job 5713:
Design cpu, start of the top module:
module cpu(input clk, reset, input [15:0] i_mem_rddata, output logic o_mem_rd, o_mem_wr, output logic [15:0] o_mem_addr, o_mem_wrdata);
	logic ld_pc, pc_inc, ldpc7, Ain, Gin, AddSub, ldnz, ld_ir, ld_addr, ld_data, done;
	logic Gout, pcout, out8, s8out, s11out, wr, n, z;
	logic [15:0] buswire, wA, wG, wPC, wr0, wr1, wr2, wr3, wr4, wr5, wr6, wr7, sext_imm8, sext_imm11, IR, addr, data, sum;
	logic [7:0] Xreg, Yreg, Rin, Rout;
	logic [12:0] Sel;
	logic [7:0] imm8;
	logic [10:0] imm11;
	logic [4:0] inst;
	enum int unsigned
	{
		INIT,
		T0,
		T1,
		T2,
		T3,
		T4,
		T5,
		T6
	} state, nextstate;
	always @(posedge clk)
		if (reset)
			state <= INIT;
		else
			state <= nextstate;	
	always @(state, done)
	begin
		case (state)
			INIT:
				nextstate = T0;
			T0:  
				nextstate = T1;
			T1: begin
 				if (done) nextstate = T0;
 				else nextstate = T2;
 			end
			T2: 
 			begin
 				if (done) nextstate = T0;
				else nextstate = T3;
			end
	 		T3:  
	 		begin
				if (done) nextstate = T0;
 				else nextstate = T4;
 			end
			T4:  
			begin
 				if (done) nextstate = T0;
 				else nextstate = T5;
 			end
			T5:  
			begin
 				if (done) nextstate = T0;
 				else nextstate = T6;
 			end
 			T6: nextstate = T0;
			default: nextstate = INIT;
		endcase
	end
	always @(*)
	begin
		parameter 
		mv = 5'b0, add = 5'b1, sub = 5'b10, cmp = 5'b11, ld = 5'b100, st = 5'b101, 
		mvi = 5'b10000, addi = 5'b10001, subi = 5'b10010, cmpi = 5'b10011, mvhi = 5'b10110,
		jr = 5'b1000, jzr = 5'b1001, jnr = 5'b1010, callr = 5'b1100, 
		j = 5'b11000, jz = 5'b11001, jn = 5'b11010, call = 5'b11100;
		ld_pc = 0; pc_inc = 0; ldpc7 = 0; out8 = 0; Ain = 0; Gin = 0; AddSub = 0; ldnz = 0; 
		ld_ir = 0; ld_addr = 0; ld_data = 0; done = 0;
		Gout = 0; pcout = 0; s8out = 0; s11out = 0;
		o_mem_rd = 0; o_mem_wr = 0; wr = 0;
		Rin = 0;
		Rout = 0;
		case (state)
			INIT: begin
				ld_addr = 1;
				o_mem_rd = 1;
			end
			T0:  
				begin
					ld_ir = 1;
					pc_inc = 1;  
				end
			T1:
				case (inst)
					mv:
					begin
						Rout = Yreg;
						Rin = Xreg;
						ld_addr = 1;
					end
					add, sub, cmp: begin
						Rout = Xreg;
						Ain = 1;
					end
					ld, st: begin
						Rout = Yreg;
  ...
Size in the first run: about 250 flip-flops.
Settings: LEC_CHECK=0, CAP_MARGIN=20, CORE_MARGIN=2, CORE_UTILIZATION=64, SETUP_SLACK_MARGIN=1.33, SLEW_MARGIN=20; clock period 4.97 ns.
run.sh (not shown) runs the stock make flow with config.mk's settings and CLKGATE_MAP_FILE=.
Job 5713 got as far as global routing, where a tool error ended the run.
Here is what was changed in the inputs of job 4103 compared with job 5713.
# job 5713
export LEC_CHECK = 0
export CAP_MARGIN = 20
export CORE_MARGIN = 2
export CORE_UTILIZATION = 64
export SETUP_SLACK_MARGIN = 1.33
export SLEW_MARGIN = 20
create_clock -name core_clock -period 4.97 [get_ports {clk}]
# job 4103
export LEC_CHECK = 0
export ABC_AREA = 0
export CAP_MARGIN = 20
export CORE_MARGIN = 2
export CORE_UTILIZATION = 65
export CTS_CLUSTER_DIAMETER = 251
export SETUP_SLACK_MARGIN = -0.51
export SLEW_MARGIN = 20
export TNS_END_PERCENT = 70
create_clock -name core_clock -period 5.63 [get_ports {clk}]
Findings:
Going from job 5713 to job 4103, the clock buffer count from CTS was found to have gone up by 1.
In the floorplan summary, job 4103 is listed with a die area less than that of job 5713.
Count of cells resized by post-cts repair is higher on job 5713
Compared with job 5713, in job 4103 height of the chip lower; flip-flop and latch count after synthesis comparable.
For the post-CTS setup-driven buffer insertion count, job 4103 came in 123 lower than job 5713 did.
No crash in job 4103: every stage finished, but the layout fails its final checks due to setup timing.
Initial cell density of the core ended up 0.35 points higher on job 4103 than on job 5713.
STATUS placement-stage worst setup slack: job 4103 wins against job 5713
[diff] standard cell core area, job 4103 relative to job 5713: improvement
Compared with job 5713, job 4103 shows a higher weighted congestion at the end of routability-driven global placement.
Max area of placed instances across job 5713 and job 4103: job 5713
Inputs modified between job 4103 and job 3856:
# job 4103
export LEC_CHECK = 0
export ABC_AREA = 0
export CAP_MARGIN = 20
export CORE_MARGIN = 2
export CORE_UTILIZATION = 65
export CTS_CLUSTER_DIAMETER = 251
export SETUP_SLACK_MARGIN = -0.51
export SLEW_MARGIN = 20
export TNS_END_PERCENT = 70
create_clock -name core_clock -period 5.63 [get_ports {clk}]
# job 3856
export LEC_CHECK = 0
export CAP_MARGIN = 20
export CELL_PAD_IN_SITES_DETAIL_PLACEMENT = 2
export CORE_MARGIN = 2
export CORE_UTILIZATION = 70
export PLACE_DENSITY = 0.63
export SETUP_SLACK_MARGIN = 0.49
export SLEW_MARGIN = 20
create_clock -name core_clock -period 7.5 [get_ports {clk}]
[summary]
The log for job 3856 ends in detailed placement with error DPL-0033, so the run never completed.
Reported for job 4103 and job 3856, synthesized cell count turned out identical to the last digit.
Horizontal die size, job 4103 and job 3856: smaller value in job 3856
Compound-gate portion of the synthesized area of job 4103 is on par with job 3856.
Taking job 4103 as the reference, in job 3856 die size lost about 7%, placeable core region shows a reduction of 2400 µm², cell row count saw a decrease.
## Diff of input files: job 9351 against job 3856
# job 3856
export LEC_CHECK = 0
export CAP_MARGIN = 20
export CELL_PAD_IN_SITES_DETAIL_PLACEMENT = 2
export CORE_MARGIN = 2
export CORE_UTILIZATION = 70
export PLACE_DENSITY = 0.63
export SETUP_SLACK_MARGIN = 0.49
export SLEW_MARGIN = 20
create_clock -name core_clock -period 7.5 [get_ports {clk}]
# job 9351
export LEC_CHECK = 0
export ABC_AREA = 1
export CAP_MARGIN = 20
export CELL_PAD_IN_SITES_DETAIL_PLACEMENT = 2
export CELL_PAD_IN_SITES_GLOBAL_PLACEMENT = 3
export CORE_MARGIN = 2
export CORE_UTILIZATION = 63
export CTS_CLUSTER_DIAMETER = 166
export GPL_TIMING_DRIVEN = 1
export HOLD_SLACK_MARGIN = 0.25
export MIN_ROUTING_LAYER = met2
export PLACE_DENSITY = 0.63
export SETUP_SLACK_MARGIN = 0.49
export SLEW_MARGIN = 20
export TNS_END_PERCENT = 70
create_clock -name core_clock -period 7.41 [get_ports {clk}]
[summary]
Job 3856 is listed as incomplete: the tool reported an error in detailed placement and the run ended there. Job 9351 never completed, since it errored out during global placement without I/O. Looking at main logic family after synthesis, the AND-OR/OR-AND gates result is from job 3856; the simple AND/OR/NAND/NOR gates one comes from job 9351. Diff job 3856 -> job 9351: fraction of the mapped netlist area in adder cells essentially unchanged, chip area line of the yosys report increased by 0.45% relative to the old numbers, core area moved up, number of standard cells after synthesis picked up an extra 429, post-synthesis simple-gate area fraction has increased.

---

Starting RTL as in the previous note.
clock: 4.97 ns
lec_check: 0
cap_margin: 20
core_margin: 2
core_utilization: 64
setup_slack_margin: -0.49
slew_margin: 20
The first run ended with an error in global routing (5_1_grt), error DPL-0038.
Next try:
CORE_UTILIZATION = 72   (was 64)
SETUP_SLACK_MARGIN = -0.18   (was -0.49)
clock period = 6.61 ns   (was 4.97 ns; I/O delays follow)
- The changed run produced a layout that fails on setup timing
- area after synthesis is unchanged
- synthesized cell count stays the same
- die size fell by 11%
Next try:
ABC_AREA = 1   (was not set)
CORE_UTILIZATION = 64   (was 72)
CTS_CLUSTER_DIAMETER = 251   (was not set)
SETUP_SLACK_MARGIN = -0.51   (was -0.18)
clock period = 5.63 ns   (was 6.61 ns; I/O delays follow)
Result:
- The new run reached the layout checks and failed them: setup timing
- clock skew decreases by 0.0034 ns
- core utilization went down by 0.63 points
- sequential cell count does not change

---

cpu again, from the RTL that the note above started with.
make LEC_CHECK=0 ABC_AREA=1 CAP_MARGIN=20 CORE_ASPECT_RATIO=0.67 CORE_MARGIN=2 CORE_UTILIZATION=40 CTS_CLUSTER_SIZE=46 HOLD_SLACK_MARGIN=0.12 SLEW_MARGIN=20 finish   # period 11.0 ns
The baseline passed the timing, DRC and antenna checks.
Edit:
--- a/flow/config.mk
+++ b/flow/config.mk
@@ -7,9 +7,5 @@
 export LEC_CHECK = 0
-export ABC_AREA = 1
 export CAP_MARGIN = 20
-export CORE_ASPECT_RATIO = 0.67
 export CORE_MARGIN = 2
 export CORE_UTILIZATION = 40
-export CTS_CLUSTER_SIZE = 46
-export HOLD_SLACK_MARGIN = 0.12
 export SLEW_MARGIN = 20
==> flow/constraint.sdc (replaced) <==
create_clock -name core_clock -period 7.5 [get_ports {clk}]
set_input_delay 1.5000 -clock core_clock [delete_from_list [all_inputs] [get_ports {clk}]]
set_output_delay 1.5000 -clock core_clock [all_outputs]
set_load 0.01 [all_outputs]
Wire length goes down by 1.8%.
Clock skew goes up by 0.017 ns.
Die area goes down by 0.52%.
Clock-buffer cell count goes down by 3.
Edit:
--- a/flow/config.mk
+++ b/flow/config.mk
@@ -8,4 +8,9 @@
 export CAP_MARGIN = 20
+export CELL_PAD_IN_SITES_DETAIL_PLACEMENT = 2
 export CORE_MARGIN = 2
-export CORE_UTILIZATION = 40
+export CORE_UTILIZATION = 70
+export GPL_TIMING_DRIVEN = 0
+export HOLD_SLACK_MARGIN = 0.25
+export PLACE_DENSITY = 0.63
+export SETUP_SLACK_MARGIN = 0.49
 export SLEW_MARGIN = 20
This time the run died in detailed placement (3_5_place_dp).
Die area is lower by 42%.
Synthesized cell count stays the same.
Synthesized area does not change.
Edit:
--- a/flow/config.mk
+++ b/flow/config.mk
@@ -9,6 +9,9 @@
 export CELL_PAD_IN_SITES_DETAIL_PLACEMENT = 2
+export CELL_PAD_IN_SITES_GLOBAL_PLACEMENT = 3
 export CORE_MARGIN = 2
-export CORE_UTILIZATION = 70
-export GPL_TIMING_DRIVEN = 0
+export CORE_UTILIZATION = 63
+export CTS_CLUSTER_DIAMETER = 166
+export GPL_TIMING_DRIVEN = 1
 export HOLD_SLACK_MARGIN = 0.25
+export MIN_ROUTING_LAYER = met2
 export PLACE_DENSITY = 0.63
After rerunning:
- This time the run aborted during global placement without I/O (3_1_place_gp_skip_io)
- synthesized cell count stays the same
- synthesized area is unchanged
- die area came out higher by 11%

---

job 101:
Starting RTL as in the previous note.
Settings: LEC_CHECK=0, ABC_AREA=1, CAP_MARGIN=0, CELL_PAD_IN_SITES_DETAIL_PLACEMENT=0, CORE_MARGIN=2, CORE_UTILIZATION=71, CTS_CLUSTER_DIAMETER=236, CTS_CLUSTER_SIZE=19, HOLD_SLACK_MARGIN=-0.08, PLACE_DENSITY_LB_ADDON=0.3, SETUP_SLACK_MARGIN=-0.29, SLEW_MARGIN=20, TNS_END_PERCENT=90; clock period 5.53 ns.
In the summary table, job 101 is marked failed, with error GRT-0232 raised in global routing (5_1_grt).
diff inputs: job 101 => job 102
# job 101
export LEC_CHECK = 0
export ABC_AREA = 1
export CAP_MARGIN = 0
export CELL_PAD_IN_SITES_DETAIL_PLACEMENT = 0
export CORE_MARGIN = 2
export CORE_UTILIZATION = 71
export CTS_CLUSTER_DIAMETER = 236
export CTS_CLUSTER_SIZE = 19
export HOLD_SLACK_MARGIN = -0.08
export PLACE_DENSITY_LB_ADDON = 0.3
export SETUP_SLACK_MARGIN = -0.29
export SLEW_MARGIN = 20
export TNS_END_PERCENT = 90
create_clock -name core_clock -period 5.53 [get_ports {clk}]
# job 102
export LEC_CHECK = 0
export CAP_MARGIN = 20
export CORE_MARGIN = 2
export CORE_UTILIZATION = 55
export SETUP_SLACK_MARGIN = 1.3
export SLEW_MARGIN = 20
create_clock -name core_clock -period 4.97 [get_ports {clk}]
==> results <==
In job 102, the Yosys chip area came out about 0.45% below the value in job 101.
Number of standard cells reported by yosys: job 102 vs job 101 down 16%
From job 101 to job 102 the numbers moved as follows: die area went up about 28%, final estimated routing congestion in global placement went down about 0.7%.
Share of flip-flops with an asynchronous set or reset: job 102 vs job 101 identical
Looking at total half-perimeter wirelength after legalization and detailed placement across job 102 and job 101, the one that comes out higher is job 102.
In the tables for job 102 and job 101, per-instance average area after synthesis reads higher with job 102.
Synthesized-area fraction occupied by ao, oa, aoi and oai cells delta for job 102 relative to job 101: 7.4 points higher
When job 102 is set beside job 101, its floorplan core density turns out to be 17 points smaller.
Seen in the log of job 102: GRT-0232 during global routing (5_1_grt), after which the run never completed.
In the tables for job 102 and job 101, height of the die reads higher with job 102.
For job 103, these inputs were changed with respect to job 102:
# job 102
export LEC_CHECK = 0
export CAP_MARGIN = 20
export CORE_MARGIN = 2
export CORE_UTILIZATION = 55
export SETUP_SLACK_MARGIN = 1.3
export SLEW_MARGIN = 20
create_clock -name core_clock -period 4.97 [get_ports {clk}]
# job 103
export LEC_CHECK = 0
export CAP_MARGIN = 20
export CORE_MARGIN = 2
export CORE_UTILIZATION = 18
export PLACE_DENSITY = 0.63
export SETUP_SLACK_MARGIN = 0.49
export SLEW_MARGIN = 20
create_clock -name core_clock -period 7.5 [get_ports {clk}]
Results
Job 103 was carried through to the last stage, and its layout satisfied the timing, DRC and antenna checks.
Higher setup slack at placement goes to job 103 over job 102.
Job 103 ended with more number of core rows than job 102.
Per the comparison of job 103 with job 102, H-tree level count shows no meaningful change; post-cts repair resize count saw a decrease; number of input and output port buffers inserted roughly the same; number of placed instances, taps included saw an increase; die boundary width shows an increase of about 70%.
Final weighted congestion in routability-driven placement is lower on job 103
Job 102 -> job 103: half-perimeter wire length after detailed placement decreased by a little under 10%
When job 103 is measured against job 102, its total cell area at the placement stage turns out 12% lower.
Modified inputs, job 104 compared to job 103
# job 103
export LEC_CHECK = 0
export CAP_MARGIN = 20
export CORE_MARGIN = 2
export CORE_UTILIZATION = 18
export PLACE_DENSITY = 0.63
export SETUP_SLACK_MARGIN = 0.49
export SLEW_MARGIN = 20
create_clock -name core_clock -period 7.5 [get_ports {clk}]
# job 104
export LEC_CHECK = 0
export ABC_AREA = 1
export CAP_MARGIN = 20
export CORE_MARGIN = 2
export CORE_UTILIZATION = 72
export CTS_CLUSTER_DIAMETER = 209
export CTS_CLUSTER_SIZE = 79
export PLACE_DENSITY_LB_ADDON = 0.01
export SETUP_SLACK_MARGIN = 1.65
export SLEW_MARGIN = 20
create_clock -name core_clock -period 5.69 [get_ports {clk}]
==> results <==
Job 104 is listed as incomplete: the tool reported an error in global routing (5_1_grt) and the run ended there.
Sequential share of the synthesized area: job 104 vs job 103, no meaningful difference
Tally of buffers added on design ports: job 104 vs job 103 identical
Compared with job 103, job 104 shows a lower cell count after placement.
Job 103 → job 104: area of the mapped netlist went up, die area went down by about 70%, number of buffers created by CTS now sits lower, number of buffers added for setup after CTS moved up.
Relative to job 104, the following input files were edited for job 105:
# job 104
export LEC_CHECK = 0
export ABC_AREA = 1
export CAP_MARGIN = 20
export CORE_MARGIN = 2
export CORE_UTILIZATION = 72
export CTS_CLUSTER_DIAMETER = 209
export CTS_CLUSTER_SIZE = 79
export PLACE_DENSITY_LB_ADDON = 0.01
export SETUP_SLACK_MARGIN = 1.65
export SLEW_MARGIN = 20
create_clock -name core_clock -period 5.69 [get_ports {clk}]
# job 105
export LEC_CHECK = 0
export CAP_MARGIN = 20
export CORE_MARGIN = 2
export CORE_UTILIZATION = 20
export SLEW_MARGIN = 20
create_clock -name core_clock -period 8.57 [get_ports {clk}]
Findings:
Job 105 completed end to end with timing, DRC and antenna clean.
Delta (job 105 minus job 104): area share of and/or/nand/nor cells after synthesis went down, synthesized net count went down, area after synthesis went down.
Going from job 104 to job 105, number of buffers created by CTS higher; post-CTS resize count dropped 208; floorplan core density has decreased.
Job 105 — multiplexer share of the synthesized area 1.2 points higher, job 104 as reference
